## v1
==> flow/design.v <==
`timescale 1ns / 1ps
module multiplier(    Rs, Rm, result  );
parameter N = 32; 
output wire[N-1:0] result;
input wire[N-1:0] Rs;
input wire[N-1:0] Rm;
assign result = Rm*Rs;
endmodule
`timescale 1ns / 1ps
module reg_sync(in_address_1,in_address_2,in_address_3,
						out_data_1,out_data_2,out_data_3,
						write_address_1, write_address_2,
						write_data_1, write_data_2,
						write_enable_1, write_enable_2,
						read_enable_1, read_enable_2, read_enable_3,
						rst, clk );
parameter N = 32;			  
reg [N-1:0] R [15:0];	 
input [3:0]in_address_1;
input [3:0]in_address_2;
input [3:0]in_address_3;
output reg [N-1:0]out_data_1;
output reg [N-1:0]out_data_2;
output reg [N-1:0]out_data_3;
input [3:0] write_address_1;
input[N-1:0] write_data_1;
input [3:0] write_address_2;
input[N-1:0] write_data_2;
input clk;
input rst;
input write_enable_1;
input write_enable_2;
input read_enable_1;
input read_enable_2;
input read_enable_3;
integer i;
always@(posedge clk) begin
	if (rst) begin
		for (i = 0; i < 16; i = i + 1)
			R[i] <= 0;
		out_data_1 <= 0;
		out_data_2 <= 0;
		out_data_3 <= 0;
	end else begin
		if (read_enable_1 == 1)
		out_data_1 <= R[in_address_1];
		if (read_enable_2 == 1)
		out_data_2 <= R[in_address_2];
		if (read_enable_3 == 1)
		out_data_3 <= R[in_address_3];
		if (write_enable_1 == 1) R[write_address_1] <= write_data_1;
		if (write_enable_2 == 1) R[write_address_2] <= write_data_2;
	end
end
endmodule 
`timescale 1ns / 1ps
module main_sync(clk, rst, ld_we, ld_addr, ld_data, start, a_addr, b_addr, c_addr,
		count, ready, done, result, rd_addr, rd_data);
parameter N = 32;
input clk;
input rst;
input ld_we;
input [3:0] ld_addr;
input [N-1:0] ld_data;
input start;
input [3:0] a_addr;
input [3:0] b_addr;
input [3:0] c_addr;
input [3:0] count;
output ready;
output reg done;
output [N-1:0] result;
input [3:0] rd_addr;
output [N-1:0] rd_data;
localparam IDLE = 2'd0, FIRST = 2'd1, MUL = 2'd2, WB = 2'd3;
reg [1:0] state;
reg [3:0] cnt;
reg [3:0] dst;
reg [N-1:0] reg_C;
wire [N-1:0] reg_A;
wire [N-1:0] reg_B;
wire [N-1:0] product;
wire go = (state == IDLE) && start;
reg_sync register(.in_address_1(a_addr), .in_address_2(b_addr), .in_address_3(rd_addr),
		.out_data_1(reg_A), .out_data_2(reg_B), .out_data_3(rd_data),
		.write_address_1(ld_addr), .write_address_2(dst),
		.write_data_1(ld_data), .write_data_2(reg_C),
		.write_enable_1(ld_we && (state == IDLE) && !start), .write_enable_2(state == WB),
		.read_enable_1(go), .read_enable_2(go), .read_enable_3(1'b1),
		.rst(rst), .clk(clk));
multiplier mult(.Rm(reg_A), .Rs((state == FIRST) ? reg_B : reg_C), .result(product));
assign ready = (state == IDLE);
assign result = reg_C;
always @(posedge clk) begin
	if (rst) begin
		state <= IDLE;
		cnt <= 0;
		dst <= 0;
		reg_C <= 0;
		done <= 0;
	end else begin
		done <= 0;
		case (state)
		IDLE: if (start) begin
			cnt <= count;
			dst <= c_addr;
			state <= FIRST;
		end
		FIRST: begin
			if (cnt == 0) begin
				reg_C <= reg_B;
				state <= WB;
			end else begin
				reg_C <= product;
				cnt <= cnt - 1;
				state <= (cnt == 1) ? WB : MUL;
			end
		end
		MUL: begin
			reg_C <= product;
			cnt <= cnt - 1;
			if (cnt == 1) state <= WB;
		end
		WB: begin
			state <= IDLE;
			done <= 1;
		end
		endcase
	end
end
endmodule
Settings: LEC_CHECK=0, ABC_AREA=1, CAP_MARGIN=20, CORE_MARGIN=2, CORE_UTILIZATION=72, CTS_CLUSTER_DIAMETER=338, CTS_CLUSTER_SIZE=10, PLACE_DENSITY=0.43, SETUP_SLACK_MARGIN=0.6, SLEW_MARGIN=20; clock period 10.3 ns.
run.sh (not shown) runs the stock make flow with config.mk's settings and CLKGATE_MAP_FILE=.
v1 finished every stage and its layout cleared the timing, DRC and antenna checks.
Relative to v1, the following input files were edited for v29:
Settings: CORE_UTILIZATION: 72 -> 71; CORE_ASPECT_RATIO: unset -> 0.55; CTS_CLUSTER_SIZE: 10 -> unset; SETUP_SLACK_MARGIN: 0.6 -> 1.87; CTS_CLUSTER_DIAMETER: 338 -> 28; PLACE_DENSITY: 0.43 -> unset; ABC_AREA: 1 -> unset; the clock period (ns, I/O delays scaled along): 10.3 -> 7.33.
==> comparison <==
Nothing crashed in v29 and all stages finished; the problem is that the final layout failed, the offending checks being negative setup slack. Higher global placer's final weighted congestion among v29 and v1: v1. v1 -> v29: worst voltage drop across the vdd grid increased by more than a quarter. Post-synthesis simple-gate area fraction, v29 and v1: lower on v29. | hold slack | higher: v29 |. Wire length on met3 for v29: about 20% down relative to v1. In the tables for v29 and v1, total cell area reported by yosys after synthesis reads higher with v1. Measured against each other, v29 and v1 differ in total power, the lower figure coming from v1. [compare] base=v1 new=v29: cell count after synthesis has decreased; via count now sits lower; final-layout clock buffer total lost 17. Clock power was higher in v29 than in v1. Biggest combinational cell group after synthesis = multiplexers: v29; biggest combinational cell group after synthesis = adder cells: v1.
Inputs modified between v29 and v27:
Settings: a change of CTS_CLUSTER_DIAMETER from 28 to 271; a change of CORE_UTILIZATION from 71 to 40; a change of SETUP_SLACK_MARGIN from 1.87 to -0.27; a deleted CORE_ASPECT_RATIO that had been 0.55; a change of the clock period (ns, I/O delays scaled along) from 7.33 to 10.0.
Results
v27: all stages complete, timing, DRC and antenna checks passed
v27 against v29: half-perimeter wire length after placement shows a reduction of about 10%; worst hold slack across all endpoints moved down; share of final layout cell area taken by non-clock buffers decreased by 3.1 points relative to the old numbers.
Total clock buffers created by CTS (v27 vs. v29) decreases by more than a quarter
Re average via count per standard cell: v29 and v27 aren't equal, and the lower value belongs to v27.
For v26, these inputs were changed with respect to v27:
Settings: changing CAP_MARGIN from 20 to 15; changing CORE_UTILIZATION from 40 to 71; changing SETUP_SLACK_MARGIN from -0.27 to 1.87; changing CTS_CLUSTER_DIAMETER from 271 to 31; changing the clock period (ns, I/O delays scaled along) from 10.0 to 7.33.
==> comparison <==
The flow completed for v26, but it is not clean: the layout still shows negative setup slack. Sort v26 and v27 by routed wire length, ascending, and v27 comes first. Against v27 as the reference, v26 delivers a lower sequential share of layout area. Of v26 and v27, the higher part of the power in the clock network belongs to v26. Comparing the two runs side by side, v26 comes out behind v27 on clock skew. Between v26 and v27, it is v26 whose hold slack is higher, by 0.038 ns. | total number of multi-input combinational cells | v26 vs v27 | ≈ equal |. v26 against v27: number of antenna cells inserted +10, logic gate share of total power -0.5 points, area fraction of clock buffers and clock inverters +2.4 points. Measured against each other, v26 and v27 differ in data required time at the worst endpoint, the lower figure coming from v26.
Modified inputs, v32 compared to v26
Settings: CAP_MARGIN changed from 15 to 20; CTS_CLUSTER_SIZE newly set to 23; PLACE_DENSITY_LB_ADDON newly set to 0.26; CTS_CLUSTER_DIAMETER removed (was 31); CORE_UTILIZATION changed from 71 to 72; SETUP_SLACK_MARGIN changed from 1.87 to -0.38; the clock period (ns, I/O delays scaled along) changed from 7.33 to 4.91.
### Flow results
No crash in v32: every stage finished, but the layout fails its final checks due to negative setup slack. v26 → v32: global-route usage -1.6 points, time the worst path needs with I/O delays and setup +0.018 ns, initial core utilization +0.50 points, wire length per cell after detailed routing -6.0%, area of the die -about 1.4%. When v32 is set beside v26, its clock insertion delay at the later pin of the skew report turns out to be 0.03 ns smaller.
Power is estimated from default activity; no workload was simulated.
